== old ==
==> flow/design.v (excerpt) <==
module MOTOR_TOP#(   
    parameter C_AXI_ID_WIDTH       = 4,         
    parameter C_AXI_ADDR_WIDTH     = 16,        
    parameter C_AXI_DATA_WIDTH     = 64,        
    parameter C_AXI_NBURST_SUPPORT = 1'b0,      
    parameter C_AXI_BURST_TYPE     = 2'b00,     
    parameter WATCH_DOG_WIDTH      = 12,         
    parameter C_ADDR_SUMOFFSET     =   32'h0000_1000,
    parameter C_ADDR_MOTOR2ETH     =   32'h0000_0000,       
    parameter C_ADDR_ETH2MOTOR     =   32'hE000_0000    
)(    
    input                               sys_clk,
    input                               sys_rst,
   	output                            	saxi_wready,  
   	input [C_AXI_ID_WIDTH-1:0]        	saxi_wid,     
   	input [C_AXI_ADDR_WIDTH-1:0]      	saxi_waddr,   
   	input [7:0]                       	saxi_wlen,    
   	input [2:0]                       	saxi_wsize,   
   	input [1:0]                       	saxi_wburst,  
   	input [1:0]                       	saxi_wlock,   
   	input [3:0]                       	saxi_wcache,  
   	input [2:0]                       	saxi_wprot,   
   	input                             	saxi_wvalid,  
   	output                            	saxi_wd_wready,   
   	input [C_AXI_DATA_WIDTH-1:0]      	saxi_wd_wdata,     
   	input [C_AXI_DATA_WIDTH/8-1:0]    	saxi_wd_wstrb,     
   	input                             	saxi_wd_wlast,     
   	input                             	saxi_wd_wvalid,    
   	output  [C_AXI_ID_WIDTH-1:0]      	saxi_wb_bid,      
   	output  [1:0]                     	saxi_wb_bresp,    
   	output                            	saxi_wb_bvalid,   
   	input                             	saxi_wb_bready,   
   	output                            	saxi_rready,      
   	input [C_AXI_ID_WIDTH-1:0]        	saxi_rid,         
  ...
clock: 4.91 ns
lec_check: 0
abc_area: 1
cap_margin: 20
core_aspect_ratio: 1.16
core_margin: 2
core_utilization: 72
cts_cluster_diameter: 328
cts_cluster_size: 16
gpl_routability_driven: 1
hold_slack_margin: 0.29
min_routing_layer: met1
place_density: 0.78
setup_slack_margin: 0.65
slew_margin: 35
tns_end_percent: 5
run.sh (not shown) runs the stock make flow with config.mk's settings and CLKGATE_MAP_FILE=.
old: done, clean on timing, DRC and antenna
[inputs] new vs old
- removing ABC_AREA (formerly 1)
- changing CORE_UTILIZATION from 72 to 59
- removing TNS_END_PERCENT (formerly 5)
- removing CTS_CLUSTER_DIAMETER (formerly 328)
- removing GPL_ROUTABILITY_DRIVEN (formerly 1)
- removing HOLD_SLACK_MARGIN (formerly 0.29)
- removing CORE_ASPECT_RATIO (formerly 1.16)
- removing MIN_ROUTING_LAYER (formerly met1)
- changing SLEW_MARGIN from 35 to 20
- removing SETUP_SLACK_MARGIN (formerly 0.65)
- removing PLACE_DENSITY (formerly 0.78)
- removing CTS_CLUSTER_SIZE (formerly 16)
- changing the clock period (ns, I/O delays scaled along) from 4.91 to 11.0
Number of nets at the end of the flow (new / old): 0.823
On area of the mapped netlist, new does better than old.
new against old: total power shows a reduction of 54%, count of mapped cells out of synthesis went down, reported net switching power shows a reduction of about 60%.
Area: new vs old -> new smaller
Measured against old, the die size of new comes out at 1.14 times the reference value.
Relative to old, setup slack has increased by 1350 ps in new.
Relative to old, core utilization decreased by 12 points in new.
H-tree depth (lower): old

========
MOTOR_TOP again, from the RTL that the note above started with.
Settings: LEC_CHECK=0, CAP_MARGIN=20, CORE_MARGIN=2, CORE_UTILIZATION=54, SLEW_MARGIN=20; clock period 9.95 ns.
The baseline ran to the end with no violations.
Edit:
--- a/flow/config.mk
+++ b/flow/config.mk
@@ -7,5 +7,9 @@
 export LEC_CHECK = 0
+export ABC_AREA = 1
 export CAP_MARGIN = 20
+export CELL_PAD_IN_SITES_DETAIL_PLACEMENT = 2
 export CORE_MARGIN = 2
-export CORE_UTILIZATION = 54
+export CORE_UTILIZATION = 40
+export HOLD_SLACK_MARGIN = 0.28
+export MIN_ROUTING_LAYER = met1
 export SLEW_MARGIN = 20
Result: Core utilization went down by 16 points; critical path depth went up by 1; die area went up by 43%; worst setup slack got worse by 0.10 ns; design area went up by 8.0%; clock skew went down by 0.0049 ns; final cell count went up by 27%.
Edit:
--- a/flow/config.mk
+++ b/flow/config.mk
@@ -10,6 +10,11 @@
 export CELL_PAD_IN_SITES_DETAIL_PLACEMENT = 2
+export CELL_PAD_IN_SITES_GLOBAL_PLACEMENT = 2
+export CORE_ASPECT_RATIO = 1.06
 export CORE_MARGIN = 2
 export CORE_UTILIZATION = 40
-export HOLD_SLACK_MARGIN = 0.28
+export CTS_CLUSTER_DIAMETER = 293
+export GPL_ROUTABILITY_DRIVEN = 0
 export MIN_ROUTING_LAYER = met1
-export SLEW_MARGIN = 20
+export PLACE_DENSITY = 0.66
+export SETUP_SLACK_MARGIN = -0.96
+export SLEW_MARGIN = 5
Outcome: Flip-flop count does not change. Worst hold slack gets worse by 0.016 ns. Clock skew goes down by 0.0066 ns. Non-clock buffer count does not change. Wire length goes down by 30%.
Edit:
==> flow/config.mk (replaced) <==
export PLATFORM = sky130hd
export DESIGN_NAME = MOTOR_TOP
export DESIGN_NICKNAME = MOTOR_TOP
export VERILOG_FILES = /design/flow/design.v
export SDC_FILE = /design/flow/constraint.sdc
export NUM_CORES = 4
export LEC_CHECK = 0
export CAP_MARGIN = 20
export CORE_MARGIN = 2
export CORE_UTILIZATION = 17
export SLEW_MARGIN = 20
==> flow/constraint.sdc (replaced) <==
create_clock -name core_clock -period 14.8 [get_ports {sys_clk}]
set_input_delay 2.9600 -clock core_clock [delete_from_list [all_inputs] [get_ports {sys_clk}]]
set_output_delay 2.9600 -clock core_clock [all_outputs]
set_load 0.01 [all_outputs]
After rerunning: The changed run went through all stages and came out clean; die size is higher by well over a third; wire length is lower by about a fifth; setup slack improved by 1.2 ns; power is lower by well over a third; sequential share of layout area is higher by 0.37 points; sequential power is lower by a quarter to a third; hold slack improved by 0.021 ns; via count is lower by about a fifth; non-clock buffer count is higher by 1.

========
MOTOR_TOP again, from the RTL that the note above started with.
make LEC_CHECK=0 ABC_AREA=1 CAP_MARGIN=20 CORE_ASPECT_RATIO=1.45 CORE_MARGIN=2 CORE_UTILIZATION=70 CTS_CLUSTER_DIAMETER=42 CTS_CLUSTER_SIZE=16 GPL_ROUTABILITY_DRIVEN=1 MIN_ROUTING_LAYER=met1 PLACE_DENSITY_LB_ADDON=0.27 SETUP_SLACK_MARGIN=0.65 SLEW_MARGIN=20 finish   # period 4.82 ns
The baseline ran to the end with no violations.
==> next run, changes <==
--- a/flow/config.mk
+++ b/flow/config.mk
@@ -7,10 +7,9 @@
 export LEC_CHECK = 0
-export ABC_AREA = 1
 export CAP_MARGIN = 20
-export CORE_ASPECT_RATIO = 1.45
-export CORE_MARGIN = 2
-export CORE_UTILIZATION = 70
-export CTS_CLUSTER_DIAMETER = 42
+export CORE_ASPECT_RATIO = 1.74
+export CORE_MARGIN = 4
+export CORE_UTILIZATION = 56
 export CTS_CLUSTER_SIZE = 16
 export GPL_ROUTABILITY_DRIVEN = 1
+export HOLD_SLACK_MARGIN = -0.06
 export MIN_ROUTING_LAYER = met1
==> flow/constraint.sdc (replaced) <==
create_clock -name core_clock -period 7.2 [get_ports {sys_clk}]
set_input_delay 1.4400 -clock core_clock [delete_from_list [all_inputs] [get_ports {sys_clk}]]
set_output_delay 1.4400 -clock core_clock [all_outputs]
set_load 0.01 [all_outputs]
Synthesized cell count shrinks by 21%.
First-iteration DRC count came out lower by 29%.
Final area is lower by 7.4%.
Wire length came out lower by 15%.
Count of clock-buffer cells in the layout increases by 5.
Sequential share of layout area goes up by 2.5 points.

========
MOTOR_TOP again, from the RTL that the note above started with.
clock: 4.82 ns
lec_check: 0
cap_margin: 0
core_margin: 2
core_utilization: 72
cts_cluster_diameter: 217
cts_cluster_size: 14
gpl_routability_driven: 0
hold_slack_margin: 0.29
place_density_lb_addon: 0.25
setup_slack_margin: 0.62
slew_margin: 40
Change:
==> flow/config.mk (replaced) <==
export PLATFORM = sky130hd
export DESIGN_NAME = MOTOR_TOP
export DESIGN_NICKNAME = MOTOR_TOP
export VERILOG_FILES = /design/flow/design.v
export SDC_FILE = /design/flow/constraint.sdc
export NUM_CORES = 4
export LEC_CHECK = 0
export ABC_AREA = 0
export CAP_MARGIN = 20
export CORE_MARGIN = 2
export CORE_UTILIZATION = 72
export CTS_CLUSTER_SIZE = 99
export SLEW_MARGIN = 20
==> flow/constraint.sdc (replaced) <==
create_clock -name core_clock -period 11.5 [get_ports {sys_clk}]
set_input_delay 2.3000 -clock core_clock [delete_from_list [all_inputs] [get_ports {sys_clk}]]
set_output_delay 2.3000 -clock core_clock [all_outputs]
set_load 0.01 [all_outputs]
Routed wire length decreases by about 11%. First-iteration DRC count decreases by about 26%. Clock skew increases by 0.017 ns. Flip-flop count is unchanged. Via count decreases by about 8%.
Change:
--- a/flow/config.mk
+++ b/flow/config.mk
@@ -7,7 +7,5 @@
 export LEC_CHECK = 0
-export ABC_AREA = 0
 export CAP_MARGIN = 20
 export CORE_MARGIN = 2
-export CORE_UTILIZATION = 72
-export CTS_CLUSTER_SIZE = 99
+export CORE_UTILIZATION = 40
 export SLEW_MARGIN = 20
==> flow/constraint.sdc (replaced) <==
create_clock -name core_clock -period 8.67 [get_ports {sys_clk}]
set_input_delay 1.7340 -clock core_clock [delete_from_list [all_inputs] [get_ports {sys_clk}]]
set_output_delay 1.7340 -clock core_clock [all_outputs]
set_load 0.01 [all_outputs]
Outcome: Final area is higher by 2.3%. Sequential power is higher by 33%. Worst setup slack got worse by 0.88 ns. Non-clock buffer count is lower by 1. Die size is higher by 78%. Routed wire length is higher by about 3%. Area after synthesis is unchanged. Power is higher by 39%.
Change:
--- a/flow/config.mk
+++ b/flow/config.mk
@@ -9,3 +9,4 @@
 export CORE_MARGIN = 2
-export CORE_UTILIZATION = 40
+export CORE_UTILIZATION = 72
+export CTS_CLUSTER_SIZE = 99
 export SLEW_MARGIN = 20
==> flow/constraint.sdc (replaced) <==
create_clock -name core_clock -period 13.4 [get_ports {sys_clk}]
set_input_delay 2.6800 -clock core_clock [delete_from_list [all_inputs] [get_ports {sys_clk}]]
set_output_delay 2.6800 -clock core_clock [all_outputs]
set_load 0.01 [all_outputs]
What happened: The new run passed the timing, design-rule and antenna checks; routed wire length came out lower by 3.3%; worst setup slack is better by 1.5 ns; first-iteration DRC count rises by 40%; non-clock buffer count came out higher by 1; cell area came out lower by 2.0%; global-route usage increases by 14 points; critical path depth stays the same; cell count is lower by 9.5%; count of clock-buffer cells in the layout drops by 2; die area came out lower by 44%; worst hold slack degrades by 0.0043 ns.
Change:
--- a/flow/config.mk
+++ b/flow/config.mk
@@ -9,4 +9,3 @@
 export CORE_MARGIN = 2
-export CORE_UTILIZATION = 72
-export CTS_CLUSTER_SIZE = 99
+export CORE_UTILIZATION = 40
 export SLEW_MARGIN = 20
==> flow/constraint.sdc (replaced) <==
create_clock -name core_clock -period 5.62 [get_ports {sys_clk}]
set_input_delay 1.1240 -clock core_clock [delete_from_list [all_inputs] [get_ports {sys_clk}]]
set_output_delay 1.1240 -clock core_clock [all_outputs]
set_load 0.01 [all_outputs]
Result: Die size grows by 78%; final cell count climbs by 11%; global-route usage drops by 14 points; setup slack gets worse by 2.1 ns; sequential cell count is unchanged; sequential power goes up by 140%; first-iteration DRC count went down by 15%.
Change:
--- a/flow/config.mk
+++ b/flow/config.mk
@@ -9,3 +9,5 @@
 export CORE_MARGIN = 2
-export CORE_UTILIZATION = 40
+export CORE_UTILIZATION = 71
+export PLACE_DENSITY_LB_ADDON = 0.24
+export SETUP_SLACK_MARGIN = 0.72
 export SLEW_MARGIN = 20
==> flow/constraint.sdc (replaced) <==
create_clock -name core_clock -period 5.04 [get_ports {sys_clk}]
set_input_delay 1.0080 -clock core_clock [delete_from_list [all_inputs] [get_ports {sys_clk}]]
set_output_delay 1.0080 -clock core_clock [all_outputs]
set_load 0.01 [all_outputs]
- The new run went through all stages and came out clean
- setup slack improves by 0.11 ns
- final cell count goes down by a little under a tenth
- clock power falls by a little under a tenth
- utilization rises by 37 points
- hold slack gains 0.0052 ns
- wire length came out higher slightly
- final area went down slightly
- global-route usage is higher by 14 points
- via count rises by a few percent

========
## R
Starting RTL as in the previous note.
clock: 4.82 ns
lec_check: 0
cap_margin: 20
core_margin: 2
core_utilization: 72
cts_cluster_diameter: 217
cts_cluster_size: 14
place_density_lb_addon: 0.25
setup_slack_margin: 0.69
slew_margin: 20
Modified inputs, Q compared to R
- swapping 20 for 0 in CAP_MARGIN
- putting HOLD_SLACK_MARGIN at 0.29 where nothing was set
- swapping 20 for 40 in SLEW_MARGIN
==> comparison <==
From R to Q the numbers moved as follows: count of clock-buffer cells in the layout has remained practically unchanged; wire length did not really move. Taking R as the reference, in Q post-route total power ~0 delta, sequential share of cell area flat. | wire length of the first global-routing pass | Q vs R | better |.

========
## delta
Starting RTL as in the previous note.
## MOTOR_TOP
module MOTOR_TOP#(   
    parameter C_AXI_ID_WIDTH       = 4,         
    parameter C_AXI_ADDR_WIDTH     = 16,        
    parameter C_AXI_DATA_WIDTH     = 64,        
    parameter C_AXI_NBURST_SUPPORT = 1'b0,      
    parameter C_AXI_BURST_TYPE     = 2'b00,     
    parameter WATCH_DOG_WIDTH      = 12,         
    parameter C_ADDR_SUMOFFSET     =   32'h0000_1000,
    parameter C_ADDR_MOTOR2ETH     =   32'h0000_0000,       
    parameter C_ADDR_ETH2MOTOR     =   32'hE000_0000    
)(    
    input                               sys_clk,
    input                               sys_rst,
   	output                            	saxi_wready,  
   	input [C_AXI_ID_WIDTH-1:0]        	saxi_wid,     
   	input [C_AXI_ADDR_WIDTH-1:0]      	saxi_waddr,   
   	input [7:0]                       	saxi_wlen,    
   	input [2:0]                       	saxi_wsize,   
   	input [1:0]                       	saxi_wburst,  
   	input [1:0]                       	saxi_wlock,   
   	input [3:0]                       	saxi_wcache,  
   	input [2:0]                       	saxi_wprot,   
   	input                             	saxi_wvalid,  
   	output                            	saxi_wd_wready,   
   	input [C_AXI_DATA_WIDTH-1:0]      	saxi_wd_wdata,     
   	input [C_AXI_DATA_WIDTH/8-1:0]    	saxi_wd_wstrb,     
   	input                             	saxi_wd_wlast,     
   	input                             	saxi_wd_wvalid,    
   	output  [C_AXI_ID_WIDTH-1:0]      	saxi_wb_bid,      
   	output  [1:0]                     	saxi_wb_bresp,    
   	output                            	saxi_wb_bvalid,   
   	input                             	saxi_wb_bready,   
   	output                            	saxi_rready,      
   	input [C_AXI_ID_WIDTH-1:0]        	saxi_rid,         
   	input [C_AXI_ADDR_WIDTH-1:0]      	saxi_raddr,       
   	input [7:0]                       	saxi_rlen,        
   	input [2:0]                       	saxi_rsize,       
   	input [1:0]                       	saxi_rburst,      
  ...
Settings: LEC_CHECK=0, ABC_AREA=1, CAP_MARGIN=0, CORE_ASPECT_RATIO=0.92, CORE_MARGIN=2, CORE_UTILIZATION=72, CTS_CLUSTER_DIAMETER=42, CTS_CLUSTER_SIZE=16, GPL_ROUTABILITY_DRIVEN=1, HOLD_SLACK_MARGIN=-0.09, MIN_ROUTING_LAYER=met1, PLACE_DENSITY=0.36, SETUP_SLACK_MARGIN=0.65, SLEW_MARGIN=25, TNS_END_PERCENT=5; clock period 4.82 ns.
delta completed end to end with timing, DRC and antenna clean.
Input changes introduced in yarrow (baseline for comparison: delta):
Settings: PLACE_DENSITY: 0.36 -> 0.78; SLEW_MARGIN: 25 -> 10; CTS_CLUSTER_DIAMETER: 42 -> unset; TNS_END_PERCENT: 5 -> unset; CAP_MARGIN: 0 -> 20; CORE_ASPECT_RATIO: 0.92 -> 0.93; the clock period (ns, I/O delays scaled along): 4.82 -> 4.91.
Results
Comparing yarrow and delta, post-CTS setup-driven buffer insertion count is lower on delta.
As far as number of cells on the critical path goes, delta and yarrow are indistinguishable; the numbers are identical.
Between delta and yarrow, the flop share of the area figures differ only marginally.
[compare] base=delta new=yarrow: sequential cell area in the final layout flat, clock power fell by about 6%, global-route track usage on met3 roughly the same, share of the final layout cell area in multi-input gates shows an increase of 0.39 points.
> inputs changed (yarrow -> fjord)
Settings: swapping 10 for 20 in SLEW_MARGIN; swapping 0.93 for 1.45 in CORE_ASPECT_RATIO; swapping 72 for 60 in CORE_UTILIZATION; clearing HOLD_SLACK_MARGIN, which used to be -0.09; swapping 2 for 3 in CORE_MARGIN; clearing PLACE_DENSITY, which used to be 0.78; clearing ABC_AREA, which used to be 1; putting PLACE_DENSITY_LB_ADDON at 0.27 where nothing was set; swapping 4.91 for 3.01 in the clock period (ns, I/O delays scaled along).
Summary of yarrow and fjord: one run falls short of a clean finish, namely fjord.
In fjord the implementation ran to completion but is not tape-out ready, as the final checks report setup timing.
fjord vs. yarrow: net count of the finished layout went down by 13%.
Against yarrow, internal power in fjord came out worse.
Delta (fjord minus yarrow): worst setup slack has decreased, sequential share of layout area shows a reduction of 0.78 points, worst path buffer plus inverter count climbed 2.
## Diff of input files: tundra against fjord
Settings: changing CORE_UTILIZATION from 60 to 72; changing CORE_MARGIN from 3 to 2; removing PLACE_DENSITY_LB_ADDON (formerly 0.27); changing the clock period (ns, I/O delays scaled along) from 3.01 to 5.0.
Relative to fjord, arrival time of the worst setup path decreased by 1050 ps in tundra.
Compared with fjord, in tundra global-route usage went up 4.2 points; antenna cell count went up 2; total chip power went down about 44%.
No stage failed in tundra, and the final checks on the layout all came back clean.
fjord → tundra: floorplan die area now smaller; clock-cell share of area now smaller; flip-flop and latch area comparable.
The total placed cells including tap cells in tundra sits 6.5% below the value recorded for fjord.
Delta (tundra minus fjord): aggregate negative setup slack picked up an extra 19600 ps; clock power share lost 3.3 points.
Input-level comparison between raven and tundra:
Settings: ABC_AREA: unset -> 1; PLACE_DENSITY_LB_ADDON: unset -> 0.27; CTS_CLUSTER_DIAMETER: unset -> 42; CAP_MARGIN: 20 -> 0; CORE_ASPECT_RATIO: 1.45 -> 0.92; the clock period (ns, I/O delays scaled along): 5.0 -> 4.82.
==> results <==
- Changes observed in raven relative to tundra: number of vias in the routed layout picked up an extra 22%; count of non-filler cells in the finished layout picked up an extra 578; number of buffers inserted by hold repair at cts neither gained nor lost much; violation count after the first detailed-routing iteration picked up an extra 1314.
- Relative to tundra, net count of the finished layout has increased by 546 in raven.
Edits applied to the flow inputs when going from raven to onyx:
Settings: swapping 72 for 33 in CORE_UTILIZATION; clearing CTS_CLUSTER_DIAMETER, which used to be 42; swapping 0.92 for 1.45 in CORE_ASPECT_RATIO; swapping 0 for 20 in CAP_MARGIN; clearing ABC_AREA, which used to be 1; swapping 4.82 for 7.2 in the clock period (ns, I/O delays scaled along).
--- outcome ---
- onyx finished end to end and its layout was clean on timing, DRC and antenna.
- Summary: overall chip area, onyx worse than raven
- On onyx: overall track demand over capacity in global routing is 22 points lower than what raven gave.
- The higher power of raven and onyx is in raven.
Power and IR drop assume default switching activity.
